## run 1
## clk_ctrl
module clk_ctrl
(
	input				wire				clk_i					,
	input				wire				rstn_i				,	
	input				wire	[15:0]	freq						,
	output			reg				dds1_o					,
	output			reg				dds_o						
);
reg	[31:0]	cnt;
wire	[63:0]	add;
assign add =freq*32'd4294967295/16'd30000;
always@(posedge clk_i or negedge rstn_i)
	if(rstn_i ==1'b0)
		cnt <=32'd0;
	else
		cnt <=cnt +add; 
always@(posedge clk_i or negedge rstn_i)
	if(rstn_i ==1'b0)
		dds_o <=1'b0;
	else if(cnt >=32'd2147483648)
		dds_o <=1'b1;
	else
		dds_o <=1'b0;		
reg	[31:0]	cnt1;
wire	[63:0]	add1;
assign add1 =(freq/8'd36)*32'd4294967295/16'd3000;
always@(posedge clk_i or negedge rstn_i)
	if(rstn_i ==1'b0)
		cnt1 <=32'd0;
	else
		cnt1 <=cnt1 +add1; 
always@(posedge clk_i or negedge rstn_i)
	if(rstn_i ==1'b0)
		dds1_o <=1'b0;
	else if(cnt1 >=32'd2147483648)
		dds1_o <=1'b1;
	else
		dds1_o <=1'b0;		
endmodule
Size in the first run: roughly 20 I/O pins, roughly 51000 µm² of cells after synthesis.
clock: 17.2 ns
lec_check: 0
abc_area: 1
cap_margin: 0
core_aspect_ratio: 0.91
core_margin: 2
core_utilization: 72
cts_cluster_size: 14
place_density_lb_addon: 0.14
setup_slack_margin: 4.9
slew_margin: 20
run.sh (not shown) runs the stock make flow with config.mk's settings and CLKGATE_MAP_FILE=.
What ended run 1 was a tool error in detailed placement (3_5_place_dp); the run never finished.
Edits applied to the flow inputs when going from run 1 to run 2:
# run 1
export LEC_CHECK = 0
export ABC_AREA = 1
export CAP_MARGIN = 0
export CORE_ASPECT_RATIO = 0.91
export CORE_MARGIN = 2
export CORE_UTILIZATION = 72
export CTS_CLUSTER_SIZE = 14
export PLACE_DENSITY_LB_ADDON = 0.14
export SETUP_SLACK_MARGIN = 4.9
export SLEW_MARGIN = 20
create_clock -name core_clock -period 17.2 [get_ports {clk_i}]
# run 2
export LEC_CHECK = 0
export CAP_MARGIN = 20
export CORE_MARGIN = 2
export CORE_UTILIZATION = 46
export SLEW_MARGIN = 20
create_clock -name core_clock -period 68.6 [get_ports {clk_i}]
--- outcome ---
- What run 1 reported for horizontal die size has to be multiplied by 1.2 to get the figure for run 2.
- The flow did not stop early for run 2: all stages ran, and the layout cleared the timing, design-rule and antenna checks.
- On cell count listed in synth_stat.txt, the higher figure sits with run 1, not run 2.
- In the reports for run 2 and run 1, the smaller placer's final routability congestion estimate belongs to run 2.
- Simple-gate portion of the synthesized area: run 2 < run 1
- Going from run 1 to run 2, synthesized area divided by synthesized cell count went up by 1.3 µm², synthesized cell area +4400 µm².
- Lower synthesized cell count was reported by run 2, not run 1.
- The compound-cell area share of the yosys netlist reported for run 2 is greater than that of run 1 by 27 points.
- Relative to run 1, count of different cell masters after synthesis increased by 139 in run 2.
- simple AND/OR/NAND/NOR gates as the largest family of logic cells by area was reported by run 1, and AND-OR/OR-AND gates by run 2.
- Compared with run 1, in run 2 area of the synthesized netlist per yosys stat saw an increase, die area higher.
--- input diff run 2..run 3 ---
# run 2
export LEC_CHECK = 0
export CAP_MARGIN = 20
export CORE_MARGIN = 2
export CORE_UTILIZATION = 46
export SLEW_MARGIN = 20
create_clock -name core_clock -period 68.6 [get_ports {clk_i}]
# run 3
export LEC_CHECK = 0
export ABC_AREA = 1
export CAP_MARGIN = 20
export CORE_MARGIN = 2
export CORE_UTILIZATION = 72
export CTS_CLUSTER_DIAMETER = 370
export CTS_CLUSTER_SIZE = 90
export SLEW_MARGIN = 20
create_clock -name core_clock -period 38.1 [get_ports {clk_i}]
==> comparison <==
The remaining runs in run 2 and run 3 completed every stage, whereas run 3 halted early.
What ended run 3 was a tool error in detailed placement (3_5_place_dp); the run never finished.
Comparing run 2 and run 3, the higher summed standard-cell area reported by yosys was measured on run 2.
Sort run 2 and run 3 by basic-gate share of the synthesized area counting and, or, nand and nor cells, ascending, and run 2 comes first.
Taking run 2 as the reference, in run 3 number of distinct standard cells referenced by the synthesized netlist fell 139; cell count in the Yosys report up 742; area after synthesis now smaller.
simple AND/OR/NAND/NOR gates as the combinational family with the most area after synthesis was reported by run 3, and AND-OR/OR-AND gates by run 2.
Compare run 2 and run 3 | gate count after technology mapping lower: run 2
Taking run 2 as the reference point, the share of the synthesized netlist area taken by xor and xnor gates of run 3 falls by 4.7 points.
Diff run 2 -> run 3 | die size | down by more than a quarter
